--- design/flow/run.sh ---
#!/bin/bash
# the make line also repeats each setting of config.mk as NAME=value (left out here)
make -C /OpenROAD-flow-scripts/flow DESIGN_CONFIG=/design/flow/config.mk WORK_HOME=/design/flow/orfs CLKGATE_MAP_FILE= finish
--- design/flow/config.mk ---
export PLATFORM = sky130hd
export DESIGN_NAME = CPU
export DESIGN_NICKNAME = CPU
export VERILOG_FILES = /design/flow/design.v
export SDC_FILE = /design/flow/constraint.sdc
export NUM_CORES = 4
export LEC_CHECK = 0
export ABC_AREA = 1
export CAP_MARGIN = 10
export CORE_ASPECT_RATIO = 0.95
export CORE_MARGIN = 2
export CORE_UTILIZATION = 63
export CTS_CLUSTER_DIAMETER = 44
export MAX_ROUTING_LAYER = met4
export SETUP_SLACK_MARGIN = -1.86
export SLEW_MARGIN = 10
--- design/flow/constraint.sdc ---
create_clock -name core_clock -period 25.7 [get_ports {clk}]
set_input_delay 5.1400 -clock core_clock [delete_from_list [all_inputs] [get_ports {clk}]]
set_output_delay 5.1400 -clock core_clock [all_outputs]
set_load 0.01 [all_outputs]
--- design/flow/design.v ---
module CPU(clk, rst, memoryData, memoryAddress, dataOut, readSignal, writeSignal, AC);
input clk;
input rst;  
input [15:0] memoryData;
reg [3:0] state;
reg [5:0] PC;
reg [10:0] MAR;
reg signed [15:0] MBR;
reg [3:0] opcode;
reg M;
reg [15:0] IR;
reg zeroFlag, overflowFlag, carryFlag, negativeFlag;
output reg readSignal;
output reg writeSignal;
output reg signed [15:0] AC;
output reg [15:0] dataOut; 
output reg [10:0] memoryAddress;
reg signed [15:0] result;
parameter Load = 4'd1, Store = 4'd2, Add = 4'd3, Sub = 4'd4, Mul = 4'd5, Div = 4'd6 , Branch = 4'd7, BRZ = 4'd8;
always @ (posedge clk) begin
	if (rst) begin
	PC <= 0;
	state = 0;
	AC <= 0;
	dataOut <= 0;
	memoryAddress <= 0;
	zeroFlag = 0;
	overflowFlag = 0;
	carryFlag = 0;
	negativeFlag = 0;
	readSignal = 1;
	writeSignal = 0;
	end
	else
	case (state)
		0: begin  
			MAR <= PC;
			state = 1;
		end
		1: begin  
			writeSignal = 0;
			readSignal = 1;
			memoryAddress <= MAR;
			PC <= PC + 1;
			state = 2;
		end
		2:state = 3;  
		3: begin
			MBR <= memoryData;
			state = 4;
		end
		4: begin
			IR <= MBR;
			state = 5;
		end
		5: begin  
			opcode <= IR[15:12];
			M <= IR[11];
			MAR <= IR[10:0];
			state = 6;
		end
		6: begin
				if (opcode == Branch) begin  
					PC <= MAR; 
					state = 0;
				end
				else if (opcode == BRZ) begin  
					if(zeroFlag == 1 && M == 1) begin
						PC <= MAR;
						state = 0;
					end
					else begin
						state = 0;
					end
				end
				else begin
					state = 7;
				end
		end
		7: begin
			if (opcode == Store) begin
				memoryAddress <= MAR;
			end
			state = 8;
		end
		8: begin
			if (opcode == Store) begin  
				writeSignal = 1;
				readSignal = 0;
				dataOut <= AC;
				state = 0;
			end
			else begin
				state = 9;
			end
		end
		9: begin
			writeSignal = 0;
			readSignal = 1;
			if(M == 1) begin
				memoryAddress <= MAR;
			end
			state = 10;
			end
		10: begin
			state = 11;
		end
		11: begin
			if (M == 1) begin
				MBR <= memoryData;
			end
			else if (M == 0) begin
				MBR <= $signed(IR[10:0]);
			end
			state = 12;
		end
		12: begin  
			if (opcode == Load) begin  
				AC <= MBR;
				state = 0;
			end
			else if (opcode != Add && opcode != Sub && opcode != Mul && opcode != Div) begin  
				state = 0;
			end
			else begin
				case(opcode)
				Add :  
					begin
					{carryFlag, result} = AC + MBR;
					zeroFlag = (result==0)? 1:0;
					if(AC[15]==MBR[15]) begin
					  if(MBR[15]==result[15])begin
					  overflowFlag = 0;
					  end
					  else begin
					  overflowFlag = 1;
					  end
					end
					else begin
					overflowFlag = 0;
					end						
					negativeFlag =(result[15]==1)? 1:0;	
					end
				Sub :  
					begin
					{carryFlag, result} = AC - MBR;
					zeroFlag = (result==0)? 1:0;
					if(AC[15]==MBR[15]) begin
					  if(MBR[15]==result[15])begin
					  overflowFlag = 0;
					  end
					  else begin
					  overflowFlag = 1;
					  end
					end
					else begin
					overflowFlag = 0;
					end
					negativeFlag =(result[15]==1)? 1:0;
					end
				Mul :  
					begin
					result = AC * MBR;
					zeroFlag = (result==0)? 1:0;
					if(result > 16'h0FFF || result < 16'hF000) begin
					overflowFlag = 1;
					end
					else begin
						overflowFlag = 0;
					end
					negativeFlag =(result[15]==1)? 1:0;
					end	
				Div :  
					begin
					if (MBR == 0) result = 0;  
					else result = AC / MBR;
					zeroFlag = (result==0)? 1:0;
					negativeFlag =(result[15]==1)? 1:0;
					end						
			endcase  
			AC <= result;
			state = 0;
			end
		end
	endcase
end
endmodule
==> Slide: Implementation Results, run 1 <==
Key Metrics from the Run

Pwr
  – Max IR drop VDD: between 30 and 40 uV
  – Leak: 0.0144 uW
  – Sw Share: around 28%
  – Seq power: 220 uW
  – Clock power share: 46.5%
  – Combinational power: 54.9 uW
  – Power Dens Cells: slightly below 20 nW/um^2
  – Clock group: 239 uW
  – Pint: ~370 uW
  – Switching pwr: 144 uW
  – Comb pwr share: 10.7%
  – Pwr top: the clock network
  – Sequential group share of total power: between 40% and 50%

Synth
  – Most numerous cell in the Yosys netlist: nand2_1
  – Aoi share: 13.9%
  – Number of cells in Yosys stat: roughly 2800
  – YS chip area: 19000 um^2
  – Post-synth top cells: nand2_1 (719), inv_1 (483), ha_1 (230)
  – Distinct cells, synth: approximately 63
  – Synthesized Nets: 3158
  – Main flop type: dfxtp_1
  – Area leader share: 15.1%
  – Xor/xnor share of the synthesized area: 6.17%
  – Main logic family: simple AND/OR/NAND/NOR gates
  – Yosys reg bits: 129
  – Async SR Flop Fraction: 0%
  – Avg Cell Area, Syn: 6.72 um^2
  – Synthesized-area fraction occupied by adder cells: 23.7%
  – Yosys warning tally: 1
  – Sequential fraction of the synthesis area: 17.0%
  – Cell Area, Synth: 19000 um^2
  – EDFF count, synth: 64
  – Yosys simple share: about 27%
  – Post-synth top area cell: ha_1
  – Syn Inst Count: 2829
  – Top cells, area: ha_1 (15%), nand2_1 (14%), edfxtp_1 (10%)
  – MUX area fraction: 0%

Timing
  – Final Hold Slack: 405 ps
  – Setup WS post-layout: -2230 ps
  – RSZ-0062 raised after global routing: yes
  – Final setup vio count: 33
  – Post-route minimum period: 27930 ps
  – Rel. slew slack: between 20% and 30%
  – Setup TNS Final: -65550 ps
  – Slew Limit Fails: 0
  – Clk_skew: 13.4 ps
  – Max Clk Rate: 35.8 MHz
  – Worst Tran Pin Value: 1190 ps
  – Final hold vios: 0
  – Cycle use final: 109%

Detailed routing
  – Iter 0 DRT Violations: 3042
  – DR DRC count: 0
  – Vias per cell: slightly above 6
  – DR WL/cell: 20.7 um
  – Vias: around 23000
  – Routed Antenna Nets: 0
  – Drt pass-1 iters: 9
  – Routed wire length: approximately 80 mm
  – Diode count: 0

Placed design
  – Detailed placement HPWL: 54.5 mm
  – Placed insts: about 3700
  – # port buffers: approximately 62
  – Routability Congestion: just over 1

Floorplanning
  – Chip Height: 173 um
  – I/O Pins: approximately 63
  – Num rows: 61
  – Die width: 182 um
  – Core area: 29500 um^2
  – Chip area: 31600 um^2
  – Initial Util: 64.5%

Worst setup path
  – Worst flop-to-flop path endpoint: AC[6]$_SDFFE_PP0P_
  – CP arrival: 28290 ps
  – Largest stage delay, worst path: 500 ps
  – Worst Setup SP: AC[0]$_SDFFE_PP0P_
  – Most used cell, CP: nand2_1
  – Buf/Inv on CP: 29
  – Worst r2r src: AC[0]$_SDFFE_PP0P_
  – WP depth: 221
  – CP max-delay cell: nor2_1
  – Top delay family on crit path: simple AND/OR/NAND/NOR gates
  – Crit path max fanout: 17
  – Worst Path Required: 26060 ps
  – Crit Path Category: flip-flop to flip-flop
  – Worst Setup EP: AC[6]$_SDFFE_PP0P_
  – Setup crit start kind: flip-flop
  – R2r worst-path depth: 221
  – Reg2Reg Setup Slack: -2230 ps
  – CP Capture Type: flip-flop

Clock tree
  – CTS tree: done
  – Root Driver: clkbuf_16
  – CTS clk-pin slew, worst paths: 70 ps
  – H-tree depth: 4
  – Clock Tree Buf Depth: 2
  – Latency at later pin: 440 ps
  – Clock sinks: 129
  – TritonCTS buffer count: 17

Hold path
  – Min-Delay Path Depth: 2
  – Worst hold path type: flip-flop to flip-flop
  – HP Start: state[5]$_DFF_P_
  – Hold endpoint: state[11]$_DFF_P_

Global routing
  – GRT Total Usage: between 40% and 50%
  – Antenna violations before repair: 0
  – Vias in the first global route: 21800
  – Aggregate global routing overflow: 0
  – Largest net degree at the start of global routing: 40
  – First-pass GRT wire length: 108 mm

Job
  – Tool warnings: 46
  – Max Cap Violations: 0

Final layout
  – Area grow syn2layout: 38.5%
  – Layout net count: 3745
  – Fin cells: 3807

Status
  – SO Faults: setup timing
  – Status: finished with violations
-- cell type report --
cell class              instances  area [um^2]
clock buffers                  17          425
clock inverters                15          140
fillers                      1419         3130
inverters                     506         1920
multi-input cells            2110        15000
flip-flops and latches        129         3230
well taps                     378          473
repair buffers                652         5100
-- per-stage QoR --
step           cell area (um^2)  power [uW]  util (%)  worst slack, ps
2_1_floorplan             19000         248         -            -1570
3_3_place_gp              23600         268      80.0             -853
3_5_place_dp              23600         270      80.0            -2150
4_1_cts                   24200         502      82.1            -1840
5_1_grt                   26300         523      89.4            -3790
6_report                  26300         514      89.4            -2230
-- routing by layer --
layer	routed length, um	global-route usage (%)
met1	27500	51.5
met2	35400	71.4
met3	8840	7.21
met4	7000	26.1
met5	0	-
-- what timing repair did --
| item | in CTS | in global routing |
|---|---|---|
| gates cloned | 0 | 5 |
| pin swaps | 1 | 187 |
| hold buffers | 0 | 0 |
| buffers inserted | 2 | 95 |
| endpoints found under the setup margin | 25 | 33 |
| gates resized | 15 | 364 |
==> inputs of run 2 (changes only) <==
CAP_MARGIN = 20   (was 10)
CORE_ASPECT_RATIO = default   (was 0.95)
CORE_UTILIZATION = 66   (was 63)
CTS_CLUSTER_DIAMETER = default   (was 44)
MAX_ROUTING_LAYER = default   (was met4)
PLACE_DENSITY = 0.6   (was default)
SETUP_SLACK_MARGIN = default   (was -1.86)
SLEW_MARGIN = 20   (was 10)
TNS_END_PERCENT = 5   (was default)
clock period = 25.9 ns   (was 25.7 ns; I/O delays follow)
==> run 2 against run 1 <==
Compared with the run above:
- the flow now stops in global routing
- die size decreased by 4.4%
- synthesized cell count did not move
- synthesized area unchanged
==> Slide: Implementation Results, run 2 <==
Implementation Results

Status
  – Status: did not finish
  – Fail Step: global routing
  – Log Error: [ERROR GRT-0232] Routing congestion too high. Check the congestion heatmap in the GUI.

Synth
  – Number of cells in Yosys stat: 2829
  – Main flop type: dfxtp_1
  – Syn Inst Count: 2829
  – Yosys warning tally: 1
  – Yosys simple share: ~27%
  – Main logic family: simple AND/OR/NAND/NOR gates
  – Top cells, area: ha_1 (15%), nand2_1 (14%), edfxtp_1 (10%)
  – Aoi share: roughly 14%
  – Avg Cell Area, Syn: around 6.7 um^2
  – Xor/xnor share of the synthesized area: 6.17%
  – EDFF count, synth: 64
  – Synthesized-area fraction occupied by adder cells: 23.7%
  – Most numerous cell in the Yosys netlist: nand2_1
  – Distinct cells, synth: 63
  – Post-synth top area cell: ha_1
  – Cell Area, Synth: between 15000 and 20000 um^2
  – Synthesized Nets: roughly 3200
  – YS chip area: 19000 um^2
  – Area leader share: ~15%
  – Sequential fraction of the synthesis area: 17.0%
  – Post-synth top cells: nand2_1 (719), inv_1 (483), ha_1 (230)
  – Yosys reg bits: between 100 and 150
  – Async SR Flop Fraction: 0%
  – MUX area fraction: 0%

Floorplanning
  – Initial Util: about 67%
  – Num rows: 62
  – Core area: 28500 um^2
  – Chip Height: roughly 170 um
  – Chip area: 30200 um^2
  – I/O Pins: 63
  – Die width: 174 um

Placed design
  – Detailed placement HPWL: 50.0 mm
  – # port buffers: 62
  – Routability Congestion: approximately 1.1
  – Placed inst area: ~23000 um^2

Clock tree
  – Clock Tree Buf Depth: 2
  – # hold bufs at CTS: 0
  – H-tree depth: 4
  – Clock sinks: between 100 and 150
  – TritonCTS buffer count: 17
  – Root Driver: clkbuf_16

Global routing
  – Aggregate global routing overflow: 192
  – GRT Total Usage: 81.7%
[run 2: per-stage QoR]
stage / setup slack [ps] / setup TNS [ps] / util (%) / std cells
after CTS: -26.9 / -26.9 / 88.4 / 3780
after detailed placement: -1490 / -40110 / 80.4 / 3598
after global placement: -351 / -4670 / 80.4 / 3598
after floorplan: 7.06 / 0 / - / 2829
[run 2: repair_timing]
action	in CTS
setup endpoints to repair	33
cloned	2
endpoints found under the hold margin	0
pin swaps	115
resized	140
setup buffers	148
[run 2: layer usage]
layer | GRT usage [%] | GRT overflow
met3 | 68.2 | 12
met5 | 50.5 | 1
met2 | 96.8 | 114
met4 | 79.7 | 61
met1 | 81.2 | 4
==> inputs of run 3 (changes only) <==
CAP_MARGIN = 10   (was 20)
CORE_ASPECT_RATIO = 0.95   (was default)
CORE_UTILIZATION = 68   (was 66)
CTS_CLUSTER_DIAMETER = 44   (was default)
CTS_CLUSTER_SIZE = 29   (was default)
MAX_ROUTING_LAYER = met4   (was default)
PLACE_DENSITY = default   (was 0.6)
SETUP_SLACK_MARGIN = 5.0   (was default)
SLEW_MARGIN = 10   (was 20)
TNS_END_PERCENT = default   (was 5)
clock period = 31.8 ns   (was 25.9 ns; I/O delays follow)
==> run 3 against run 2 <==
Compared with the run above:
- the flow again stops in global routing
- die size decreased by 2.9%
- synthesized cell count stayed put
- synthesized area did not move
==> Slide: Implementation Results, run 3 <==
Implementation Results

Status
  – Status: did not finish
  – Fail Step: global routing
  – Log Error: [ERROR GRT-0232] Routing congestion too high. Check the congestion heatmap in the GUI.

Synth
  – MUX area fraction: 0%
  – Number of cells in Yosys stat: about 2800
  – YS chip area: 19000 um^2
  – Main logic family: simple AND/OR/NAND/NOR gates
  – Synthesized Nets: between 3000 and 4000
  – Yosys reg bits: 129
  – Async SR Flop Fraction: 0%
  – Post-synth top cells: nand2_1 (719), inv_1 (483), ha_1 (230)
  – Aoi share: 13.9%
  – Syn Inst Count: 2829
  – Top cells, area: ha_1 (15%), nand2_1 (14%), edfxtp_1 (10%)
  – Area leader share: between 10% and 20%
  – EDFF count, synth: 64
  – Avg Cell Area, Syn: 6.72 um^2
  – Synthesized-area fraction occupied by adder cells: a little under a quarter
  – Yosys warning tally: 1
  – Post-synth top area cell: ha_1
  – Sequential fraction of the synthesis area: 17.0%
  – Most numerous cell in the Yosys netlist: nand2_1
  – Yosys simple share: 27.1%
  – Main flop type: dfxtp_1
  – Cell Area, Synth: between 15000 and 20000 um^2
  – Xor/xnor share of the synthesized area: 6.17%
  – Distinct cells, synth: 63

Clock tree
  – Clock sinks: 129
  – Root Driver: clkbuf_16
  – TritonCTS buffer count: 17
  – Clock Tree Buf Depth: 2
  – H-tree depth: 4
  – # hold bufs at CTS: 0

Floorplanning
  – Die width: 176 um
  – Core area: approximately 27000 um^2
  – Num rows: 59
  – Chip area: 29300 um^2
  – Initial Util: 69.2%
  – Chip Height: 167 um
  – I/O Pins: 63

Placed design
  – Placed insts: 3203
  – Detailed placement HPWL: 45.6 mm
  – Pre-CTS setup slack: -590 ps
  – # port buffers: 62
  – Placed inst area: 19900 um^2
  – Routability Congestion: a little over 1

Global routing
  – GRT Total Usage: 83.0%
  – Aggregate global routing overflow: around 140
==> run 3: per-layer routing <==
layer / GRT usage, % / overflow
met3: 69.9 / 13
met2: 95.7 / 86
met5: - / -
met4: 78.3 / 37
met1: 82.4 / 7
==> run 3: per-stage QoR <==
stage               total power (uW)  hold WS, ps
CTS                              412          430
detailed placement               211          408
global placement                 210          391
floorplan                        200          388
==> run 3: timing repair <==
item	4_1_cts
pin swaps	137
resized	290
buffers inserted	195
cloned	6
setup endpoints to repair	33
==> inputs of run 4 (changes only) <==
ABC_AREA = 0   (was 1)
CAP_MARGIN = 40   (was 10)
CORE_ASPECT_RATIO = 0.69   (was 0.95)
CORE_UTILIZATION = 59   (was 68)
CTS_CLUSTER_DIAMETER = default   (was 44)
CTS_CLUSTER_SIZE = default   (was 29)
GPL_ROUTABILITY_DRIVEN = 0   (was default)
MAX_ROUTING_LAYER = default   (was met4)
PLACE_DENSITY_LB_ADDON = 0.05   (was default)
SETUP_SLACK_MARGIN = -0.46   (was 5.0)
clock period = 42.9 ns   (was 31.8 ns; I/O delays follow)
==> run 4 against run 3 <==
Compared with the run above:
- the run now finishes clean
- synthesized area rose by 0.76%
- die size rose by 16%
- synthesized cell count fell by 17%
==> Slide: Implementation Results, run 4 <==
Key Metrics from the Run

Floorplanning
  – Initial Util: 60.3%
  – Core area: between 30000 and 40000 um^2
  – Die width: 221 um
  – I/O Pins: 63
  – Num rows: 54
  – Chip Height: around 150 um
  – Chip area: 33900 um^2

Synth
  – Cell Area, Synth: 19200 um^2
  – YS chip area: 19200 um^2
  – Yosys reg bits: 129
  – Top cells, area: ha_1 (15%), edfxtp_1 (10%), fa_1 (8.5%)
  – Post-synth top cells: nand2_1 (243), ha_1 (230), nor2_1 (187)
  – Synthesized-area fraction occupied by adder cells: 23.5%
  – Main flop type: dfxtp_1
  – Sequential fraction of the synthesis area: 16.8%
  – Post-synth top area cell: ha_1
  – Most numerous cell in the Yosys netlist: nand2_1
  – Number of cells in Yosys stat: 2362
  – Syn Inst Count: 2362
  – Async SR Flop Fraction: 0%
  – EDFF count, synth: ~64
  – Aoi share: between 20% and 30%
  – Yosys warning tally: 1
  – Avg Cell Area, Syn: slightly above 8 um^2
  – Xor/xnor share of the synthesized area: 8.07%
  – Area leader share: about 15%
  – Synthesized Nets: 2691
  – MUX area fraction: 4.57%
  – Distinct cells, synth: 102
  – Main logic family: adder cells
  – Yosys simple share: between 20% and 30%

Pwr
  – Leak: 0.00948 uW
  – Sw Share: between 20% and 30%
  – Pwr top: the clock network
  – Sequential group share of total power: 43.4%
  – Combinational power: ~22 uW
  – Power Dens Cells: 14.5 nW/um^2
  – Pint: about 220 uW
  – Clock power share: 49.2%
  – Clock group: 149 uW
  – Switching pwr: 81.0 uW
  – Max IR drop VDD: 24.3 uV
  – Comb pwr share: under 10%
  – Seq power: 132 uW

Worst setup path
  – CP Capture Type: flip-flop
  – Worst flop-to-flop path endpoint: AC[12]$_SDFFE_PP0P_
  – Setup crit start kind: flip-flop
  – Reg2Reg Setup Slack: 5930 ps
  – Buf/Inv on CP: 7
  – Worst Setup EP: AC[12]$_SDFFE_PP0P_
  – Largest stage delay, worst path: ~800 ps
  – Worst Path Required: 43240 ps
  – R2r worst-path depth: approximately 130
  – CP max-delay cell: o311ai_0
  – CP arrival: roughly 37000 ps
  – WP depth: 130
  – Crit Path Category: flip-flop to flip-flop
  – Crit path max fanout: 23
  – Most used cell, CP: ha_1
  – Top delay family on crit path: AND-OR/OR-AND gates
  – Worst Setup SP: MBR[1]$_DFFE_PP_
  – Worst r2r src: MBR[1]$_DFFE_PP_

Timing
  – RSZ-0062 raised after global routing: no
  – Cycle use final: 86.2%
  – Slew Limit Fails: 0
  – Rel. slew slack: between 30 and 40%
  – Post-route minimum period: 36970 ps
  – Final setup vio count: 0
  – Clk_skew: 15.0 ps
  – Final hold vios: 0
  – Worst Tran Pin Value: 956 ps
  – Setup TNS Final: 0 ps
  – Max Clk Rate: 27.0 MHz

Detailed routing
  – DR WL/cell: 22.9 um
  – Vias: 18700
  – Drt pass-1 iters: 8
  – Iter 0 DRT Violations: 2406
  – Routed wire length: 64.5 mm
  – DR DRC count: 0
  – Vias per cell: 6.63
  – Routed Antenna Nets: 0

Final layout
  – Finished Core Util: 65.8%
  – Register area: 3220 um^2
  – Layout net count: 2718
  – Layout fillers: 2816
  – Comb gate area: 14800 um^2
  – Area grow syn2layout: 9.12%

Status
  – Status: timing/DRC/antenna clean

Clock tree
  – # hold bufs at CTS: 0
  – CTS clk-pin slew, worst paths: 70 ps
  – Post-CTS Setup Inserts: 0
  – CTS tree: done
  – TritonCTS buffer count: 17
  – H-tree depth: 4
  – Clock Tree Buf Depth: 2
  – Clock sinks: 129
  – Latency at later pin: 440 ps
  – Cts repair resizes: 0
  – Root Driver: clkbuf_16

Hold path
  – Hold endpoint: opcode[1]$_DFFE_PP_
  – Worst hold path type: flip-flop to flip-flop
  – HP Start: IR[13]$_DFFE_PP_
  – Min-Delay Path Depth: 0

Global routing
  – Antenna violations before repair: 1
  – Largest net degree at the start of global routing: 61
  – Vias in the first global route: 17600
  – Aggregate global routing overflow: 0
  – GRT Total Usage: 37.0%
  – Met2 usage in global routing: 52.1%
  – Met3 Use GR: 11.3%
  – GR Util met1: 54.8%
  – Grt peak-use layer: met1
  – First-pass GRT wire length: between 90 and 100 mm

Placed design
  – Detailed placement HPWL: 48.9 mm
  – # port buffers: 62

Job
  – Tool warnings: 42
  – Max Cap Violations: 0
==> run 4: per-stage QoR <==
stage / cells / instance area [um^2] / hold WS (ps) / total power [uW] / worst slack (ps)
floorplan: 2362 / 19200 / 400 / 148 / 10840
global placement: 2786 / 20300 / 402 / 155 / 8160
detailed placement: 2790 / 20300 / 405 / 156 / 7320
CTS: 2822 / 20900 / 423 / 302 / 7220
global route: 2822 / 20900 / 427 / 309 / 3290
finish: 2823 / 20900 / 418 / 303 / 5930
==> run 4: metal layers <==
layer	wire length [um]	up-vias	part of all wire, %
met5	8	-	0.012
li1	-	8500	-
met1	28800	8868	45
met4	1710	2	2.7
met3	8780	155	14
met2	25200	1184	39
==> run 4: cell type report <==
class                   instances  area share [%]
repair buffers                119            5.02
clock buffers                  20            2.29
diodes                          1          0.0120
inverters                     183            3.29
flip-flops and latches        129            15.4
multi-input cells            1939            70.9
clock inverters                12           0.551
well taps                     420            2.51
==> inputs of run 5 (changes only) <==
ABC_AREA = default   (was 0)
CAP_MARGIN = 20   (was 40)
CORE_ASPECT_RATIO = default   (was 0.69)
CORE_UTILIZATION = 70   (was 59)
CTS_CLUSTER_SIZE = 38   (was default)
GPL_ROUTABILITY_DRIVEN = default   (was 0)
PLACE_DENSITY = 0.6   (was default)
PLACE_DENSITY_LB_ADDON = default   (was 0.05)
SETUP_SLACK_MARGIN = default   (was -0.46)
SLEW_MARGIN = 20   (was 10)
clock period = 27.3 ns   (was 42.9 ns; I/O delays follow)
==> run 5 against run 4 <==
Compared with the run above:
- the flow now stops in global routing
- synthesized area is the same
- die size is 15% lower
- synthesized cell count unchanged
==> Slide: Implementation Results, run 5 <==
Implementation Results

Status
  – Log Error: [ERROR GRT-0232] Routing congestion too high. Check the congestion heatmap in the GUI.
  – Fail Step: global routing
  – Status: did not finish

Floorplanning
  – Num rows: approximately 60
  – Chip area: between 20000 and 30000 um^2
  – Initial Util: 71.3%
  – Core area: 26900 um^2
  – Chip Height: roughly 170 um
  – Die width: around 170 um
  – I/O Pins: 63

Synth
  – MUX area fraction: 4.57%
  – Post-synth top area cell: ha_1
  – Synthesized Nets: 2691
  – Xor/xnor share of the synthesized area: under 10%
  – Main flop type: dfxtp_1
  – Synthesized-area fraction occupied by adder cells: 23.5%
  – Distinct cells, synth: 102
  – Yosys warning tally: 1
  – Avg Cell Area, Syn: 8.11 um^2
  – Syn Inst Count: 2362
  – Most numerous cell in the Yosys netlist: nand2_1
  – Main logic family: adder cells
  – Aoi share: 20.5%
  – Cell Area, Synth: 19200 um^2
  – Area leader share: 15.0%
  – Top cells, area: ha_1 (15%), edfxtp_1 (10%), fa_1 (8.5%)
  – Async SR Flop Fraction: 0%
  – Sequential fraction of the synthesis area: 16.8%
  – Post-synth top cells: nand2_1 (243), ha_1 (230), nor2_1 (187)
  – Number of cells in Yosys stat: 2362
  – Yosys simple share: 20.5%
  – EDFF count, synth: about 64
  – YS chip area: about 19000 um^2
  – Yosys reg bits: 129

Global routing
  – Aggregate global routing overflow: 44
  – GRT Total Usage: 76.6%

Placed design
  – Routability Congestion: 1.06
  – Detailed placement HPWL: 48.8 mm
  – # port buffers: 62
  – Pre-CTS setup slack: -1440 ps

Clock tree
  – Clock sinks: 129
  – TritonCTS buffer count: 17
  – H-tree depth: 4
  – Root Driver: clkbuf_16
  – Clock Tree Buf Depth: 2
  – # hold bufs at CTS: 0
-- run 5: repair_timing --
| item | in CTS |
|---|---|
| resized | 47 |
| setup buffers | 47 |
| setup endpoints to repair | 33 |
| pin swaps | 32 |
-- run 5: metrics by stage --
| stage | instances | area [um^2] | TNS, ps |
|---|---|---|---|
| 2_1_floorplan | 2362 | 19800 | 0 |
| 3_5_place_dp | 2821 | 21500 | -36860 |
| 3_3_place_gp | 2821 | 21500 | -8430 |
| 4_1_cts | 2900 | 22700 | 0 |
-- run 5: routing by layer --
metal	global-route usage, %	GRT overflow
met1	76.6	0
met5	37.4	0
met4	74.7	22
met3	61.8	1
met2	92.9	21
==> inputs of run 6 (changes only) <==
CORE_UTILIZATION = 46   (was 70)
CTS_CLUSTER_SIZE = default   (was 38)
MAX_ROUTING_LAYER = met4   (was default)
MIN_ROUTING_LAYER = met2   (was default)
PLACE_DENSITY = default   (was 0.6)
PLACE_DENSITY_LB_ADDON = 0.09   (was default)
SLEW_MARGIN = 0   (was 20)
TNS_END_PERCENT = 5   (was default)
clock period = 34.2 ns   (was 27.3 ns; I/O delays follow)
==> run 6 against run 5 <==
Compared with the run above:
- the layout now fails its checks (DRC)
- synthesized area did not move
- synthesized cell count did not move
- die size rose by 51%
==> Slide: Implementation Results, run 6 <==
Key Metrics from the Run

Status
  – Status: finished with violations
  – SO Faults: DRC

Global routing
  – Largest net degree at the start of global routing: 61
  – First-pass GRT wire length: 111 mm
  – Antenna violations before repair: 0
  – Vias in the first global route: ~27000
  – Aggregate global routing overflow: 0
  – GRT Total Usage: a little over half

Synth
  – Top cells, area: ha_1 (15%), edfxtp_1 (10%), fa_1 (8.5%)
  – Aoi share: 20.5%
  – Distinct cells, synth: around 100
  – Most numerous cell in the Yosys netlist: nand2_1
  – Post-synth top area cell: ha_1
  – Yosys warning tally: 1
  – Yosys reg bits: 129
  – YS chip area: 19200 um^2
  – Main logic family: adder cells
  – MUX area fraction: 4.57%
  – Area leader share: between 10% and 20%
  – Cell Area, Synth: 19200 um^2
  – Post-synth top cells: nand2_1 (243), ha_1 (230), nor2_1 (187)
  – Number of cells in Yosys stat: 2362
  – Yosys simple share: 20.5%
  – Synthesized-area fraction occupied by adder cells: 23.5%
  – Avg Cell Area, Syn: between 8 and 9 um^2
  – EDFF count, synth: 64
  – Async SR Flop Fraction: 0%
  – Synthesized Nets: about 2700
  – Xor/xnor share of the synthesized area: 8.07%
  – Sequential fraction of the synthesis area: 16.8%
  – Syn Inst Count: 2362
  – Main flop type: dfxtp_1

Worst setup path
  – CP Capture Type: flip-flop
  – Worst Path Required: 34530 ps
  – Worst r2r src: MBR[5]$_DFFE_PP_
  – Worst Setup SP: MBR[5]$_DFFE_PP_
  – Setup crit start kind: flip-flop
  – Crit Path Category: flip-flop to flip-flop
  – Worst flop-to-flop path endpoint: AC[11]$_SDFFE_PP0P_
  – Crit path max fanout: 22
  – Reg2Reg Setup Slack: 1560 ps
  – Largest stage delay, worst path: 550 ps
  – Top delay family on crit path: AND-OR/OR-AND gates
  – WP depth: 132
  – Worst Setup EP: AC[11]$_SDFFE_PP0P_
  – Most used cell, CP: ha_1
  – R2r worst-path depth: 132
  – CP arrival: 32970 ps
  – Buf/Inv on CP: 10
  – CP max-delay cell: or4_4

Timing
  – Setup WS post-layout: 1560 ps
  – Final setup vio count: 0
  – Final hold vios: 0
  – Slew Limit Fails: 0
  – Max Clk Rate: 30.6 MHz
  – Worst Tran Pin Value: 1010 ps
  – Post-route minimum period: between 30000 and 40000 ps
  – Cycle use final: 95.4%
  – Clk_skew: 19.2 ps
  – Rel. slew slack: roughly a third

Detailed routing
  – Routed Antenna Nets: 0
  – Iter 0 DRT Violations: 5971
  – Drt pass-1 iters: about 55
  – DR WL/cell: 25.0 um
  – Vias per cell: 8.58
  – Vias: roughly 26000
  – Routed wire length: 74.7 mm
  – DR DRC count: 4

Clock tree
  – # hold bufs at CTS: 0
  – CTS clk-pin slew, worst paths: about 70 ps
  – Root Driver: clkbuf_16
  – Clock sinks: 129
  – TritonCTS buffer count: 17
  – Clock Tree Buf Depth: 2
  – H-tree depth: 4
  – Latency at later pin: ~450 ps
  – CTS tree: done

Placed design
  – Pre-CTS setup slack: about 210 ps
  – Detailed placement HPWL: 53.7 mm
  – # port buffers: 62
  – Placed insts: 2927
  – Routability Congestion: approximately 1.1
  – Placed inst area: 20600 um^2

Pwr
  – Sw Share: ~28%
  – Sequential group share of total power: between 40% and 50%
  – Clock power share: 48.4%
  – Pwr top: the clock network
  – Pint: 273 uW
  – Seq power: between 150 and 200 uW
  – Power Dens Cells: between 15 and 20 nW/um^2
  – Clock group: 183 uW
  – Max IR drop VDD: 29.6 uV
  – Leak: 0.00982 uW
  – Switching pwr: between 100 and 150 uW
  – Comb pwr share: 8.1%
  – Combinational power: 30.6 uW

Floorplanning
  – Num rows: approximately 74
  – Core area: 40900 um^2
  – Die width: about 210 um
  – Chip area: approximately 43000 um^2
  – I/O Pins: around 63
  – Chip Height: 208 um
  – Initial Util: a little under half

Final layout
  – Layout net count: 2770
  – Design Area, Final: ~22000 um^2
  – Fin cells: 2988
  – Area grow syn2layout: 13.2%
  – Layout fillers: slightly below 4000

Hold path
  – HP Start: IR[15]$_DFFE_PP_
  – Worst hold path type: flip-flop to flip-flop
  – Min-Delay Path Depth: 0
  – Hold endpoint: opcode[3]$_DFFE_PP_

Job
  – Max Cap Violations: 0
  – Tool warnings: 42
[run 6: final cells by class]
type | count | area, um^2 | share of cell area, %
inverter | 183 | 687 | 3.17
timing repair buffer | 171 | 1450 | 6.68
multi-input combinational | 1939 | 15100 | 69.5
tap | 532 | 666 | 3.07
sequential | 129 | 3220 | 14.9
clock inverter | 15 | 165 | 0.762
antenna | 2 | 5.00 | 0.0231
clock buffer | 17 | 425 | 1.96
[run 6: layer usage]
metal	up-vias	routed length [um]	track usage, %
li1	8522	-	-
met1	8687	0	-
met2	7190	34000	60.8
met3	1248	29500	65.5
met4	0	11300	17.1
met5	-	0	-
[run 6: what timing repair did]
| action | 4_1_cts | 5_1_grt |
|---|---|---|
| gates resized | 0 | 52 |
| setup endpoints to repair | 0 | 33 |
| setup buffers | 0 | 26 |
[run 6: stage by stage]
stage / hold WS (ps) / power [uW] / utilization [%] / setup TNS [ps]
after detailed placement: 405 / 196 / 50.4 / 0
after global placement: 402 / 196 / 50.4 / 0
final: 414 / 379 / 53.0 / 0
after CTS: 415 / 374 / 51.9 / 0
after global routing: 424 / 386 / 53.0 / -722
after floorplan: 400 / 185 / - / 0
==> inputs of run 7 (changes only) <==
ABC_AREA = 1   (was default)
CORE_ASPECT_RATIO = 0.52   (was default)
CORE_UTILIZATION = 62   (was 46)
CTS_CLUSTER_DIAMETER = 168   (was default)
CTS_CLUSTER_SIZE = 97   (was default)
MAX_ROUTING_LAYER = default   (was met4)
MIN_ROUTING_LAYER = default   (was met2)
PLACE_DENSITY = 0.6   (was default)
PLACE_DENSITY_LB_ADDON = default   (was 0.09)
SLEW_MARGIN = 20   (was 0)
TNS_END_PERCENT = default   (was 5)
clock period = 42.0 ns   (was 34.2 ns; I/O delays follow)
==> run 7 against run 6 <==
Compared with the run above:
- now clean on timing, DRC and antenna
- routed wire length down 9.9%
- largest power group unchanged
- maximum frequency down 6.6%
- clock-buffer cell count up 1
- combinational power down 23%
- clock skew up 9.3 ps
- sequential share of layout area up 0.77 points
==> Slide: Implementation Results, run 7 <==
Key Metrics from the Run

Floorplanning
  – I/O Pins: 63
  – Chip area: 32200 um^2
  – Num rows: 46
  – Chip Height: 130 um
  – Initial Util: 62.7%
  – Core area: around 30000 um^2
  – Die width: 247 um

Worst setup path
  – Top delay family on crit path: simple AND/OR/NAND/NOR gates
  – R2r worst-path depth: ~220
  – Worst Path Required: 42310 ps
  – Worst Setup SP: MBR[0]$_DFFE_PP_
  – Worst r2r src: MBR[0]$_DFFE_PP_
  – Setup crit start kind: flip-flop
  – Crit path max fanout: 27
  – CP arrival: 35270 ps
  – Largest stage delay, worst path: 610 ps
  – CP Capture Type: flip-flop
  – CP max-delay cell: nand2_1
  – Buf/Inv on CP: 30
  – Reg2Reg Setup Slack: 7040 ps
  – Worst flop-to-flop path endpoint: AC[6]$_SDFFE_PP0P_
  – Most used cell, CP: nand2_1
  – Worst Setup EP: AC[6]$_SDFFE_PP0P_
  – WP depth: 223
  – Crit Path Category: flip-flop to flip-flop

Pwr
  – Switching pwr: 89.6 uW
  – Max IR drop VDD: 27.3 uV
  – Comb pwr share: under 10%
  – Clock group: 161 uW
  – Combinational power: 23.6 uW
  – Pint: 230 uW
  – Sw Share: 28.0%
  – Sequential group share of total power: 42.1%
  – Power Dens Cells: 15.5 nW/um^2
  – Seq power: 135 uW
  – Total power: 320 uW
  – Pwr top: the clock network
  – Leak: 0.0114 uW
  – Clock power share: 50.5%

Synth
  – Synthesized Nets: approximately 3200
  – Xor/xnor share of the synthesized area: a little over 6%
  – Area leader share: between 10% and 20%
  – MUX area fraction: 0%
  – YS chip area: 19000 um^2
  – Async SR Flop Fraction: 0%
  – EDFF count, synth: around 64
  – Top cells, area: ha_1 (15%), nand2_1 (14%), edfxtp_1 (10%)
  – Main logic family: simple AND/OR/NAND/NOR gates
  – Cell Area, Synth: about 19000 um^2
  – Synthesized-area fraction occupied by adder cells: between 20% and 30%
  – Yosys simple share: a little over a quarter
  – Main flop type: dfxtp_1
  – Yosys warning tally: 1
  – Aoi share: 13.9%
  – Distinct cells, synth: between 60 and 70
  – Sequential fraction of the synthesis area: roughly 17%
  – Most numerous cell in the Yosys netlist: nand2_1
  – Syn Inst Count: around 2800
  – Post-synth top cells: nand2_1 (719), inv_1 (483), ha_1 (230)
  – Number of cells in Yosys stat: ~2800
  – Post-synth top area cell: ha_1
  – Avg Cell Area, Syn: 6.72 um^2
  – Yosys reg bits: around 130

Hold path
  – Worst hold path type: flip-flop to flip-flop
  – Min-Delay Path Depth: 2
  – Hold endpoint: state[10]$_DFF_P_
  – HP Start: state[4]$_DFF_P_

Status
  – Status: timing/DRC/antenna clean

Final layout
  – Layout fillers: between 2000 and 3000
  – Comb gate area: 13500 um^2
  – Layout net count: about 3200
  – Register area: 3220 um^2
  – Area grow syn2layout: 8.40%

Timing
  – Clk_skew: 28.6 ps
  – Rel. slew slack: 36.2%
  – Worst Tran Pin Value: 954 ps
  – Setup TNS Final: 0 ps
  – Max Clk Rate: between 20 and 30 MHz
  – Slew Limit Fails: 0
  – Final hold vios: 0
  – Post-route minimum period: 34960 ps
  – Cycle use final: 83.2%
  – Setup WS post-layout: 7040 ps
  – RSZ-0062 raised after global routing: no
  – Final setup vio count: 0

Detailed routing
  – DR WL/cell: 20.5 um
  – Routed wire length: 67.3 mm
  – Routed Antenna Nets: 0
  – Vias per cell: 6.01
  – Vias: just under 20000
  – Iter 0 DRT Violations: 2952
  – Drt pass-1 iters: 9
  – DR DRC count: 0

Placed design
  – Routability Congestion: 1.02
  – Detailed placement HPWL: 52.6 mm
  – Pre-CTS setup slack: 8300 ps
  – # port buffers: 62

Global routing
  – Antenna violations before repair: 3
  – Largest net degree at the start of global routing: 40
  – First-pass GRT wire length: 100 mm
  – Aggregate global routing overflow: 0
  – GRT Total Usage: between 40% and 50%
  – Vias in the first global route: 17500

Clock tree
  – TritonCTS buffer count: 17
  – Clock sinks: 129
  – Cts repair resizes: 0
  – Root Driver: clkbuf_16
  – CTS clk-pin slew, worst paths: 80 ps
  – Clock Tree Buf Depth: 2
  – Latency at later pin: 460 ps
  – # hold bufs at CTS: 0
  – H-tree depth: 4
  – Post-CTS Setup Inserts: 0
  – CTS tree: done

Job
  – Max Cap Violations: 0
  – Tool warnings: 44
## run 7: final cells by class
cell class	count	share of cell area [%]
timing repair buffer	96	4.25
inverter	506	9.22
tap	408	2.48
multi-input combinational	2105	65.5
clock buffer	18	2.19
clock inverter	14	0.747
sequential	129	15.6
antenna	1	0.0121
## run 7: routing by layer
layer,track usage (%),up-vias,share of wire [%]
li1,-,9126,-
met1,63.5,9032,45
met2,52.9,1385,37
met3,16.1,150,17
met4,7.34,4,1.6
met5,0,-,0.042
## run 7: through the flow
stage / hold slack [ps] / instances / utilization (%) / cell area (um^2)
floorplan: 388 / 2829 / - / 19000
global placement: 395 / 3244 / 65.9 / 20000
detailed placement: 402 / 3244 / 65.9 / 20000
CTS: 412 / 3276 / 67.9 / 20600
global route: 434 / 3276 / 67.9 / 20600
finish: 407 / 3277 / 67.9 / 20600
==> inputs of run 8 (changes only) <==
CAP_MARGIN = 0   (was 20)
CORE_ASPECT_RATIO = default   (was 0.52)
CORE_UTILIZATION = 72   (was 62)
CTS_CLUSTER_DIAMETER = 391   (was 168)
CTS_CLUSTER_SIZE = 96   (was 97)
PLACE_DENSITY = 0.38   (was 0.6)
SETUP_SLACK_MARGIN = 5.0   (was default)
TNS_END_PERCENT = 5   (was default)
clock period = 21.4 ns   (was 42.0 ns; I/O delays follow)
==> run 8 against run 7 <==
Compared with the run above:
- the flow now stops in clock tree synthesis
- die size fell by 14%
- synthesized area did not move
- synthesized cell count did not move
==> Slide: Implementation Results, run 8 <==
Implementation Results

Floorplanning
  – Initial Util: 73.2%
  – Chip area: 27700 um^2
  – Core area: 26000 um^2
  – I/O Pins: around 63
  – Die width: 166 um
  – Num rows: around 60
  – Chip Height: 166 um

Synth
  – Async SR Flop Fraction: 0%
  – Post-synth top cells: nand2_1 (719), inv_1 (483), ha_1 (230)
  – Cell Area, Synth: 19000 um^2
  – Synthesized Nets: 3158
  – Area leader share: about 15%
  – Main flop type: dfxtp_1
  – EDFF count, synth: 64
  – Post-synth top area cell: ha_1
  – Syn Inst Count: between 2000 and 3000
  – Synthesized-area fraction occupied by adder cells: 23.7%
  – Aoi share: 13.9%
  – Xor/xnor share of the synthesized area: 6.17%
  – Avg Cell Area, Syn: 6.72 um^2
  – Yosys warning tally: 1
  – YS chip area: 19000 um^2
  – Main logic family: simple AND/OR/NAND/NOR gates
  – Distinct cells, synth: 63
  – Number of cells in Yosys stat: 2829
  – Most numerous cell in the Yosys netlist: nand2_1
  – Yosys simple share: between 20% and 30%
  – Yosys reg bits: 129
  – MUX area fraction: 0%
  – Sequential fraction of the synthesis area: 17.0%
  – Top cells, area: ha_1 (15%), nand2_1 (14%), edfxtp_1 (10%)

Placed design
  – Routability Congestion: around 1.2
  – Placed inst area: 23700 um^2
  – # port buffers: 62
  – Detailed placement HPWL: 56.2 mm

Status
  – Log Error: [ERROR DPL-0038] Utilization greater than 100%, impossible to legalize
  – Status: did not finish
  – Fail Step: clock tree synthesis
## run 8: through the flow
stage,hold WS [ps],setup WS [ps],instances
after detailed placement,406,-6240,3641
after global placement,391,-4260,3641
after floorplan,388,-4020,2829
==> inputs of run 9 (changes only) <==
CAP_MARGIN = 15   (was 0)
CTS_CLUSTER_DIAMETER = 29   (was 391)
CTS_CLUSTER_SIZE = 99   (was 96)
HOLD_SLACK_MARGIN = 0.29   (was default)
PLACE_DENSITY = 0.63   (was 0.38)
SETUP_SLACK_MARGIN = 3.94   (was 5.0)
TNS_END_PERCENT = 90   (was 5)
clock period = 19.8 ns   (was 21.4 ns; I/O delays follow)
==> run 9 against run 8 <==
Compared with the run above:
- the flow again stops in clock tree synthesis
- die size unchanged
- synthesized cell count unchanged
- synthesized area unchanged
==> Slide: Implementation Results, run 9 <==
Implementation Results

Status
  – Status: did not finish
  – Fail Step: clock tree synthesis
  – Log Error: [ERROR DPL-0033] detailed placement checks failed during check placement.

Floorplanning
  – Core area: 26000 um^2
  – Die width: 166 um
  – I/O Pins: 63
  – Initial Util: 73.2%
  – Num rows: roughly 59
  – Chip area: around 28000 um^2
  – Chip Height: 166 um

Synth
  – Number of cells in Yosys stat: 2829
  – Yosys warning tally: 1
  – Most numerous cell in the Yosys netlist: nand2_1
  – YS chip area: 19000 um^2
  – Aoi share: 13.9%
  – Syn Inst Count: ~2800
  – Avg Cell Area, Syn: 6.72 um^2
  – Post-synth top area cell: ha_1
  – Synthesized Nets: 3158
  – Sequential fraction of the synthesis area: 17.0%
  – Yosys simple share: 27.1%
  – Distinct cells, synth: 63
  – Main logic family: simple AND/OR/NAND/NOR gates
  – Main flop type: dfxtp_1
  – MUX area fraction: 0%
  – Async SR Flop Fraction: 0%
  – Xor/xnor share of the synthesized area: slightly above 6%
  – Post-synth top cells: nand2_1 (719), inv_1 (483), ha_1 (230)
  – Top cells, area: ha_1 (15%), nand2_1 (14%), edfxtp_1 (10%)
  – Synthesized-area fraction occupied by adder cells: 23.7%
  – Area leader share: 15.1%
  – EDFF count, synth: 64
  – Yosys reg bits: 129
  – Cell Area, Synth: 19000 um^2

Placed design
  – Detailed placement HPWL: 59.1 mm
  – # port buffers: between 60 and 70
  – Routability Congestion: approximately 1.1
  – Pre-CTS setup slack: -7520 ps
  – Placed inst area: 24000 um^2
[run 9: stage by stage]
stage                     setup TNS, ps  hold WS [ps]  std cells
after floorplan                 -172700           388       2829
after global placement          -178260           391       3666
after detailed placement        -239900           411       3666
==> inputs of run 10 (changes only) <==
CAP_MARGIN = 20   (was 15)
CORE_UTILIZATION = 66   (was 72)
CTS_CLUSTER_DIAMETER = 202   (was 29)
CTS_CLUSTER_SIZE = 72   (was 99)
HOLD_SLACK_MARGIN = default   (was 0.29)
MAX_ROUTING_LAYER = met4   (was default)
PLACE_DENSITY = default   (was 0.63)
SETUP_SLACK_MARGIN = -2.0   (was 3.94)
TNS_END_PERCENT = default   (was 90)
clock period = 23.8 ns   (was 19.8 ns; I/O delays follow)
==> run 10 against run 9 <==
Compared with the run above:
- die size is 8.9% higher
- the run fails in global routing
- synthesized area did not move
- synthesized cell count unchanged
==> Slide: Implementation Results, run 10 <==
Implementation Results

Placed design
  – # port buffers: 62
  – Routability Congestion: around 1.1
  – Placed inst area: 23800 um^2
  – Detailed placement HPWL: ~54 mm

Synth
  – Synthesized Nets: 3158
  – Number of cells in Yosys stat: ~2800
  – Synthesized-area fraction occupied by adder cells: 23.7%
  – Avg Cell Area, Syn: 6.72 um^2
  – Sequential fraction of the synthesis area: 17.0%
  – Distinct cells, synth: between 60 and 70
  – Main flop type: dfxtp_1
  – Xor/xnor share of the synthesized area: 6.17%
  – Post-synth top area cell: ha_1
  – Syn Inst Count: ~2800
  – Area leader share: 15.1%
  – YS chip area: 19000 um^2
  – Aoi share: 13.9%
  – MUX area fraction: 0%
  – Async SR Flop Fraction: 0%
  – Yosys simple share: 27.1%
  – Yosys reg bits: 129
  – Most numerous cell in the Yosys netlist: nand2_1
  – Main logic family: simple AND/OR/NAND/NOR gates
  – Top cells, area: ha_1 (15%), nand2_1 (14%), edfxtp_1 (10%)
  – Post-synth top cells: nand2_1 (719), inv_1 (483), ha_1 (230)
  – Yosys warning tally: 1
  – Cell Area, Synth: 19000 um^2
  – EDFF count, synth: 64

Status
  – Status: did not finish
  – Log Error: [ERROR GRT-0232] Routing congestion too high. Check the congestion heatmap in the GUI.
  – Fail Step: global routing

Floorplanning
  – Chip Height: 174 um
  – Die width: 174 um
  – Chip area: 30200 um^2
  – I/O Pins: 63
  – Num rows: 62
  – Initial Util: about two thirds
  – Core area: roughly 29000 um^2

Clock tree
  – Clock sinks: about 130
  – TritonCTS buffer count: 17
  – # hold bufs at CTS: 0
  – H-tree depth: 4
  – Clock Tree Buf Depth: 2
  – Root Driver: clkbuf_16

Global routing
  – GRT Total Usage: 90.9%
  – Aggregate global routing overflow: 543
run 10: routing by layer:
layer | overflow | global-route usage [%]
met1 | 24 | 86.5
met2 | 360 | 104
met3 | 18 | 78.8
met4 | 141 | 93.9
met5 | - | -
run 10: timing repair:
action                     in CTS
gates cloned                    3
gates resized                 157
setup endpoints to repair      33
setup buffers                  96
pin swaps                     115
run 10: metrics by stage:
step	TNS, ps	worst slack (ps)	cells
after detailed placement	-112490	-3740	3710
after floorplan	-56420	-1950	2829
after global placement	-66760	-2300	3710
after CTS	-72380	-2440	3828
==> inputs of run 11 (changes only) <==
CELL_PAD_IN_SITES_GLOBAL_PLACEMENT = 2   (was default)
CORE_ASPECT_RATIO = 0.74   (was default)
CORE_MARGIN = 8   (was 2)
CORE_UTILIZATION = 21   (was 66)
CTS_CLUSTER_DIAMETER = default   (was 202)
CTS_CLUSTER_SIZE = 15   (was 72)
GPL_ROUTABILITY_DRIVEN = 1   (was default)
GPL_TIMING_DRIVEN = 1   (was default)
MIN_ROUTING_LAYER = met2   (was default)
PLACE_DENSITY_LB_ADDON = 0.3   (was default)
SETUP_SLACK_MARGIN = default   (was -2.0)
SLEW_MARGIN = 15   (was 20)
clock period = 28.3 ns   (was 23.8 ns; I/O delays follow)
==> run 11 against run 10 <==
Compared with the run above:
- now clean on timing, DRC and antenna
- synthesized area is the same
- die size grew to 3.3 times the previous value
- synthesized cell count did not move
==> Slide: Implementation Results, run 11 <==
Key Metrics from the Run

Clock tree
  – CTS tree: done
  – H-tree depth: 4
  – # hold bufs at CTS: 0
  – Latency at later pin: 440 ps
  – Clock sinks: around 130
  – TritonCTS buffer count: 17
  – Root Driver: clkbuf_16
  – CTS clk-pin slew, worst paths: 70 ps
  – Clock Tree Buf Depth: 2

Synth
  – YS chip area: between 15000 and 20000 um^2
  – Distinct cells, synth: 63
  – Top cells, area: ha_1 (15%), nand2_1 (14%), edfxtp_1 (10%)
  – Syn Inst Count: 2829
  – Async SR Flop Fraction: 0%
  – Yosys warning tally: 1
  – Synthesized Nets: around 3200
  – Yosys reg bits: 129
  – Yosys simple share: 27.1%
  – Main flop type: dfxtp_1
  – Number of cells in Yosys stat: 2829
  – Post-synth top area cell: ha_1
  – Sequential fraction of the synthesis area: between 10% and 20%
  – MUX area fraction: 0%
  – EDFF count, synth: roughly 64
  – Aoi share: 13.9%
  – Avg Cell Area, Syn: 6.72 um^2
  – Main logic family: simple AND/OR/NAND/NOR gates
  – Cell Area, Synth: 19000 um^2
  – Synthesized-area fraction occupied by adder cells: 23.7%
  – Most numerous cell in the Yosys netlist: nand2_1
  – Area leader share: roughly 15%
  – Post-synth top cells: nand2_1 (719), inv_1 (483), ha_1 (230)
  – Xor/xnor share of the synthesized area: 6.17%

Detailed routing
  – Top sig layer: met4
  – Vias: 28200
  – Iter 0 DRT Violations: ~3400
  – Met3 wire length: 42.2 mm
  – DR DRC count: 0
  – Routed wire length: 83.4 mm
  – Wl on met1: 0 um
  – Drt pass-1 iters: 12
  – DR WL/cell: 18.3 um
  – DR WL met2: 37.9 mm
  – Routed Antenna Nets: 0
  – Vias per cell: 6.19

Floorplanning
  – Chip area: 101000 um^2
  – Die width: between 300 and 400 um
  – I/O Pins: approximately 63
  – Core area: 90200 um^2
  – Num rows: 95
  – Initial Util: 21.1%
  – Chip Height: 275 um

Placed design
  – Detailed placement HPWL: about 63 mm
  – # port buffers: 62
  – Routability Congestion: approximately 1
  – Placed insts: 4408
  – Placed inst area: 23700 um^2

Pwr
  – Clock power share: 46.8%
  – Switching pwr: 134 uW
  – Seq power: 200 uW
  – Pint: 334 uW
  – Clock group: 219 uW
  – Power Dens Cells: 17.2 nW/um^2
  – Comb pwr share: 10.6%
  – Pwr top: the clock network
  – Total power: 468 uW
  – Combinational power: 49.4 uW
  – Sequential group share of total power: 42.6%
  – Sw Share: 28.7%
  – Max IR drop VDD: 28.6 uV
  – Leak: 0.0140 uW

Global routing
  – Antenna violations before repair: 2
  – Largest net degree at the start of global routing: 40
  – First-pass GRT wire length: 120 mm
  – Vias in the first global route: 30400
  – Aggregate global routing overflow: 0
  – GRT Total Usage: 24.7%

Final layout
  – Fin cells: 4553
  – Finished Core Util: between 30 and 40%
  – Design Area, Final: 27200 um^2
  – Area grow syn2layout: 43.3%
  – Layout fillers: 9868
  – Layout net count: 3644

Worst setup path
  – R2r worst-path depth: 222
  – Largest stage delay, worst path: a little under 700 ps
  – Crit Path Category: flip-flop to flip-flop
  – CP Capture Type: flip-flop
  – Worst Setup EP: zeroFlag$_SDFFE_PP0P_
  – CP max-delay cell: xor2_1
  – Worst r2r src: MBR[2]$_DFFE_PP_
  – CP arrival: ~28000 ps
  – Crit path max fanout: 9
  – Reg2Reg Setup Slack: 1020 ps
  – Worst Path Required: 28680 ps
  – Most used cell, CP: nand2_2
  – Top delay family on crit path: simple AND/OR/NAND/NOR gates
  – WP depth: 222
  – Buf/Inv on CP: 33
  – Setup crit start kind: flip-flop
  – Worst Setup SP: MBR[2]$_DFFE_PP_
  – Worst flop-to-flop path endpoint: zeroFlag$_SDFFE_PP0P_

Hold path
  – HP Start: state[5]$_DFF_P_
  – Worst hold path type: flip-flop to flip-flop
  – Hold endpoint: state[11]$_DFF_P_
  – Min-Delay Path Depth: 2

Status
  – Status: timing/DRC/antenna clean

Timing
  – Final hold vios: 0
  – Final Hold Slack: 406 ps
  – Slew Limit Fails: 0
  – Clk_skew: 10.3 ps
  – Post-route minimum period: 27280 ps
  – Final setup vio count: 0
  – Worst Tran Pin Value: 1000 ps
  – RSZ-0062 raised after global routing: yes
  – Max Clk Rate: 36.7 MHz
  – Rel. slew slack: 32.9%
  – Cycle use final: 96.4%

Job
  – Max Cap Violations: 0
  – Tool warnings: 43
-- run 11: per-stage QoR --
| step | setup slack [ps] | setup TNS (ps) |
|---|---|---|
| final | 1020 | 0 |
| after floorplan | 1030 | 0 |
| after global placement | -632 | -11220 |
| after detailed placement | -690 | -13370 |
| after CTS | 4.59 | 0 |
| after global routing | -1050 | -25800 |
-- run 11: cell type report --
class / instances / area [um^2] / share of cell area (%)
Sequential cell: 129 / 3230 / 11.9
Timing Repair Buffer: 554 / 4490 / 16.5
Antenna cell: 13 / 32.5 / 0.119
Clock buffer: 18 / 429 / 1.58
Multi-Input combinational cell: 2107 / 15500 / 56.8
Tap cell: 1212 / 1520 / 5.57
Inverter: 506 / 1940 / 7.10
Clock inverter: 14 / 121 / 0.445
-- run 11: per-layer routing --
metal	track usage, %	up-vias
met4	1.54	0
met5	-	-
met1	-	10200
met3	40.2	359
met2	23.7	7667
li1	-	9999
-- run 11: timing repair --
item / in CTS / in global routing
gates resized: 18 / 525
pin swaps: 2 / 224
buffers inserted: 1 / 96
cloned: 0 / 4
endpoints found under the setup margin: 33 / 33
==> inputs of run 12 (changes only) <==
ABC_AREA = 0   (was 1)
CAP_MARGIN = 0   (was 20)
CELL_PAD_IN_SITES_DETAIL_PLACEMENT = 1   (was default)
CELL_PAD_IN_SITES_GLOBAL_PLACEMENT = default   (was 2)
CORE_ASPECT_RATIO = 1.32   (was 0.74)
CORE_MARGIN = 2   (was 8)
CORE_UTILIZATION = 40   (was 21)
CTS_CLUSTER_SIZE = 79   (was 15)
GPL_ROUTABILITY_DRIVEN = 0   (was 1)
GPL_TIMING_DRIVEN = 0   (was 1)
MAX_ROUTING_LAYER = default   (was met4)
MIN_ROUTING_LAYER = met1   (was met2)
PLACE_DENSITY_LB_ADDON = default   (was 0.3)
SLEW_MARGIN = 20   (was 15)
TNS_END_PERCENT = 95   (was default)
clock period = 42.0 ns   (was 28.3 ns; I/O delays follow)
==> run 12 against run 11 <==
Compared with the run above:
- still clean
- register-to-register slack improved by 1200 ps
- final area fell by 21%
- clock-buffer cell count did not move
- maximum frequency fell by 31%
- via count fell by 32%
- global-route usage rose by 4.5 points
- critical endpoint is now AC[12]$_SDFFE_PP0P_
==> Slide: Implementation Results, run 12 <==
Key Metrics from the Run

Worst setup path
  – Worst Path Required: 42310 ps
  – CP Capture Type: flip-flop
  – Crit Path Category: flip-flop to flip-flop
  – Largest stage delay, worst path: around 700 ps
  – Top delay family on crit path: AND-OR/OR-AND gates
  – CP max-delay cell: o31ai_1
  – Setup crit start kind: flip-flop
  – Worst r2r src: MBR[0]$_DFFE_PP_
  – Buf/Inv on CP: 19
  – Crit path max fanout: 17
  – CP arrival: 40060 ps
  – Worst Setup EP: AC[12]$_SDFFE_PP0P_
  – R2r worst-path depth: around 140
  – Worst flop-to-flop path endpoint: AC[12]$_SDFFE_PP0P_
  – Most used cell, CP: ha_1
  – Worst Setup SP: MBR[0]$_DFFE_PP_
  – Reg2Reg Setup Slack: around 2300 ps
  – WP depth: 140

Pwr
  – Leak: 0.00953 uW
  – Pint: 237 uW
  – Pwr top: the clock network
  – Clock power share: 49.6%
  – Comb pwr share: 7.6%
  – Total power: 314 uW
  – Combinational power: between 20 and 25 uW
  – Max IR drop VDD: 22.7 uV
  – Seq power: 134 uW
  – Sw Share: 24.6%
  – Sequential group share of total power: 42.8%
  – Clock group: between 150 and 200 uW
  – Power Dens Cells: 14.6 nW/um^2
  – Switching pwr: slightly below 80 uW

Clock tree
  – CTS clk-pin slew, worst paths: approximately 70 ps
  – Root Driver: clkbuf_16
  – Clock Tree Buf Depth: 2
  – TritonCTS buffer count: 17
  – H-tree depth: 4
  – # hold bufs at CTS: 0
  – Clock sinks: 129
  – Latency at later pin: 440 ps
  – CTS tree: done

Status
  – Status: timing/DRC/antenna clean

Global routing
  – Antenna violations before repair: 1
  – Vias in the first global route: 20500
  – Met3 Use GR: 3.70%
  – Aggregate global routing overflow: 0
  – GRT Total Usage: a little under 30%
  – Largest net degree at the start of global routing: 18
  – GR Util met1: 31.9%
  – Grt peak-use layer: met2
  – Met2 usage in global routing: 51.9%
  – First-pass GRT wire length: approximately 110 mm

Timing
  – Final setup vio count: 0
  – Final hold vios: 0
  – Slew Limit Fails: 0
  – Final Hold Slack: 422 ps
  – Max Clk Rate: 25.2 MHz
  – Worst Tran Pin Value: 1140 ps
  – Rel. slew slack: 23.2%
  – Post-route minimum period: 39740 ps
  – Cycle use final: about 95%
  – Clk_skew: about 17 ps
  – Setup TNS Final: 0 ps
  – Setup WS post-layout: between 2000 and 2500 ps

Detailed routing
  – Vias per cell: 6.18
  – Diode count: 0
  – Vias: 19000
  – Drt pass-1 iters: 5
  – Iter 0 DRT Violations: 1207
  – DR DRC count: 0
  – Routed wire length: 73.3 mm
  – Routed Antenna Nets: 0
  – DR WL/cell: roughly 24 um

Synth
  – MUX area fraction: about 4.6%
  – Yosys simple share: 20.5%
  – Top cells, area: ha_1 (15%), edfxtp_1 (10%), fa_1 (8.5%)
  – Async SR Flop Fraction: 0%
  – Most numerous cell in the Yosys netlist: nand2_1
  – Synthesized-area fraction occupied by adder cells: 23.5%
  – Cell Area, Synth: 19200 um^2
  – Main flop type: dfxtp_1
  – Yosys reg bits: between 100 and 150
  – Synthesized Nets: 2691
  – YS chip area: around 19000 um^2
  – Area leader share: ~15%
  – Post-synth top cells: nand2_1 (243), ha_1 (230), nor2_1 (187)
  – Number of cells in Yosys stat: 2362
  – Sequential fraction of the synthesis area: 16.8%
  – Distinct cells, synth: between 100 and 150
  – EDFF count, synth: roughly 64
  – Avg Cell Area, Syn: 8.11 um^2
  – Main logic family: adder cells
  – Xor/xnor share of the synthesized area: about 8.1%
  – Aoi share: 20.5%
  – Yosys warning tally: 1
  – Syn Inst Count: 2362
  – Post-synth top area cell: ha_1

Final layout
  – Comb gate area: 14900 um^2
  – Register area: 3220 um^2
  – Layout fillers: a little under 6000
  – Area grow syn2layout: 12.2%
  – Design Area, Final: 21500 um^2
  – Layout net count: 2787

Floorplanning
  – Initial Util: 40.3%
  – Chip area: 49700 um^2
  – Core area: ~48000 um^2
  – Num rows: 92
  – Die width: 194 um
  – I/O Pins: 63
  – Chip Height: 255 um

Job
  – Tool warnings: 42
  – Max Cap Violations: 0

Hold path
  – HP Start: IR[15]$_DFFE_PP_
  – Worst hold path type: flip-flop to flip-flop
  – Hold endpoint: opcode[3]$_DFFE_PP_
  – Min-Delay Path Depth: 0

Placed design
  – Placed inst area: a little over 20000 um^2
  – Pre-CTS setup slack: 228 ps
  – # port buffers: roughly 62
  – Detailed placement HPWL: slightly below 60 mm
-- run 12: through the flow --
stage / std cells / utilization (%)
finish: 3082 / 45.2
global route: 3082 / 45.2
CTS: 3078 / 44.9
detailed placement: 3046 / 43.7
global placement: 3035 / 43.2
floorplan: 2362 / -
-- run 12: layout make-up --
cell class	instances	share of cell area (%)
multi-input combinational	1939	69.5
timing repair buffer	78	3.70
sequential	129	15.0
clock inverter	14	0.832
inverter	183	3.21
tap	611	3.56
buffer	110	2.18
clock buffer	18	2.00
-- run 12: what timing repair did --
item	in CTS	in global routing
buffers inserted	0	5
resized	0	21
endpoints found under the setup margin	0	33
-- run 12: layer usage --
metal | wire length, um | vias up
li1 | - | 8623
met1 | 27500 | 9409
met2 | 36600 | 717
met3 | 3590 | 282
met4 | 5560 | 2
met5 | 13 | -
==> inputs of run 13 (changes only) <==
ABC_AREA = 1   (was 0)
CAP_MARGIN = 20   (was 0)
CELL_PAD_IN_SITES_DETAIL_PLACEMENT = default   (was 1)
CORE_ASPECT_RATIO = default   (was 1.32)
CORE_UTILIZATION = 71   (was 40)
CTS_CLUSTER_DIAMETER = 144   (was default)
CTS_CLUSTER_SIZE = 99   (was 79)
GPL_ROUTABILITY_DRIVEN = default   (was 0)
GPL_TIMING_DRIVEN = default   (was 0)
MIN_ROUTING_LAYER = default   (was met1)
PLACE_DENSITY = 0.37   (was default)
TNS_END_PERCENT = default   (was 95)
clock period = 28.6 ns   (was 42.0 ns; I/O delays follow)
==> run 13 against run 12 <==
Compared with the run above:
- the layout now fails its checks (setup timing)
- largest cell class unchanged
- clock power increased by 38%
- utilization increased by 42 points
- setup slack got worse by 3500 ps
- largest power group unchanged
- highest routed layer unchanged
==> Slide: Implementation Results, run 13 <==
Key Metrics from the Run

Placed design
  – # port buffers: 62
  – Placed inst area: 20300 um^2
  – Detailed placement HPWL: approximately 46 mm
  – Routability Congestion: 1.03

Worst setup path
  – Crit path max fanout: 18
  – Crit Path Category: flip-flop to flip-flop
  – Reg2Reg Setup Slack: -1260 ps
  – R2r worst-path depth: around 220
  – CP arrival: 30230 ps
  – CP Capture Type: flip-flop
  – Worst Setup SP: MBR[1]$_DFFE_PP_
  – Setup crit start kind: flip-flop
  – Largest stage delay, worst path: between 400 and 500 ps
  – Worst flop-to-flop path endpoint: zeroFlag$_SDFFE_PP0P_
  – Worst Setup EP: zeroFlag$_SDFFE_PP0P_
  – CP max-delay cell: edfxtp_1
  – Worst r2r src: MBR[1]$_DFFE_PP_
  – Buf/Inv on CP: 29
  – Most used cell, CP: nand2_1
  – WP depth: 223
  – Top delay family on crit path: simple AND/OR/NAND/NOR gates
  – Worst Path Required: 28980 ps

Pwr
  – Combinational power: 41.2 uW
  – Sequential group share of total power: a little over two fifths
  – Comb pwr share: 9.1%
  – Clock power share: 47.3%
  – Clock group: 215 uW
  – Pwr top: the clock network
  – Switching pwr: between 100 and 150 uW
  – Power Dens Cells: 19.9 nW/um^2
  – Leak: 0.0123 uW
  – Max IR drop VDD: 59.6 uV
  – Total power: approximately 450 uW
  – Pint: 337 uW
  – Seq power: 198 uW
  – Sw Share: 25.7%

Timing
  – Worst Tran Pin Value: between 1000 and 1500 ps
  – Rel. slew slack: 28.2%
  – Setup WS post-layout: -1260 ps
  – Post-route minimum period: about 30000 ps
  – Max Clk Rate: approximately 33 MHz
  – Cycle use final: 104%
  – Clk_skew: around 7 ps
  – Slew Limit Fails: 0
  – Final setup vio count: 33
  – Final hold vios: 0

Synth
  – Sequential fraction of the synthesis area: 17.0%
  – Avg Cell Area, Syn: just under 7 um^2
  – Yosys warning tally: 1
  – Cell Area, Synth: 19000 um^2
  – Synthesized-area fraction occupied by adder cells: 23.7%
  – Main logic family: simple AND/OR/NAND/NOR gates
  – Yosys simple share: 27.1%
  – Distinct cells, synth: 63
  – Most numerous cell in the Yosys netlist: nand2_1
  – Syn Inst Count: 2829
  – YS chip area: 19000 um^2
  – Async SR Flop Fraction: 0%
  – Post-synth top cells: nand2_1 (719), inv_1 (483), ha_1 (230)
  – Aoi share: 13.9%
  – Area leader share: between 10% and 20%
  – Number of cells in Yosys stat: 2829
  – Top cells, area: ha_1 (15%), nand2_1 (14%), edfxtp_1 (10%)
  – Post-synth top area cell: ha_1
  – EDFF count, synth: 64
  – Main flop type: dfxtp_1
  – MUX area fraction: 0%
  – Synthesized Nets: approximately 3200
  – Xor/xnor share of the synthesized area: 6.17%
  – Yosys reg bits: 129

Hold path
  – Min-Delay Path Depth: 2
  – Worst hold path type: flip-flop to flip-flop
  – Hold endpoint: state[10]$_DFF_P_
  – HP Start: state[4]$_DFF_P_

Detailed routing
  – Drt pass-1 iters: 22
  – Vias: between 20000 and 25000
  – Routed wire length: 70.5 mm
  – Iter 0 DRT Violations: 3867
  – DR WL/cell: 21.0 um
  – Routed Antenna Nets: 0
  – Vias per cell: between 6 and 7
  – DR DRC count: 0

Floorplanning
  – Core area: 26200 um^2
  – Chip Height: 168 um
  – Chip area: between 20000 and 30000 um^2
  – Num rows: 59
  – I/O Pins: 63
  – Initial Util: 72.5%
  – Die width: 168 um

Global routing
  – Aggregate global routing overflow: 0
  – First-pass GRT wire length: 95.6 mm
  – Antenna violations before repair: 5
  – Largest net degree at the start of global routing: 40
  – Vias in the first global route: 19500
  – GRT Total Usage: 42.2%

Status
  – SO Faults: setup timing
  – Status: finished with violations

Job
  – Max Cap Violations: 0
  – Tool warnings: 44

Final layout
  – Design Area, Final: 22800 um^2
  – Finished Core Util: 87.0%
  – Area grow syn2layout: 20.0%
  – Layout net count: approximately 3300

Clock tree
  – # hold bufs at CTS: 0
  – CTS clk-pin slew, worst paths: around 60 ps
  – Root Driver: clkbuf_16
  – Clock sinks: approximately 130
  – TritonCTS buffer count: 17
  – Clock Tree Buf Depth: 2
  – CTS tree: done
  – Latency at later pin: 430 ps
  – H-tree depth: 4
-- run 13: metal layers --
metal / vias to the layer above / track usage (%) / wire length, um
li1: 9407 / - / -
met1: 9799 / 50.7 / 24000
met2: 1985 / 72.6 / 30900
met3: 740 / 6.19 / 8750
met4: 2 / 23.7 / 6790
met5: - / 0 / 35
-- run 13: area by class of cell --
type | count | area (um^2)
repair buffers | 233 | 1980
well taps | 335 | 419
clock buffers | 19 | 453
diodes | 2 | 5.00
flip-flops and latches | 129 | 3230
clock inverters | 13 | 125
inverters | 506 | 1920
fillers | 1408 | 3400
multi-input cells | 2111 | 14700
-- run 13: metrics by stage --
step                      setup slack (ps)  TNS, ps  instances  hold slack (ps)
after global placement               -86.0     -200       3225              393
final                                -1260   -28520       3348              422
after global routing                 -2810   -80480       3346              434
after floorplan                       1330        0       2829              388
after CTS                             8.13        0       3265              407
after detailed placement             -1170   -27320       3225              397
-- run 13: timing repair --
item                                    CTS  global route
resized                                  22           288
hold endpoints to repair                  0             0
cloned                                    1             5
endpoints found under the setup margin   33            33
setup buffers                             7            76
pin swaps                                 4           110
Power and IR drop assume default switching activity.
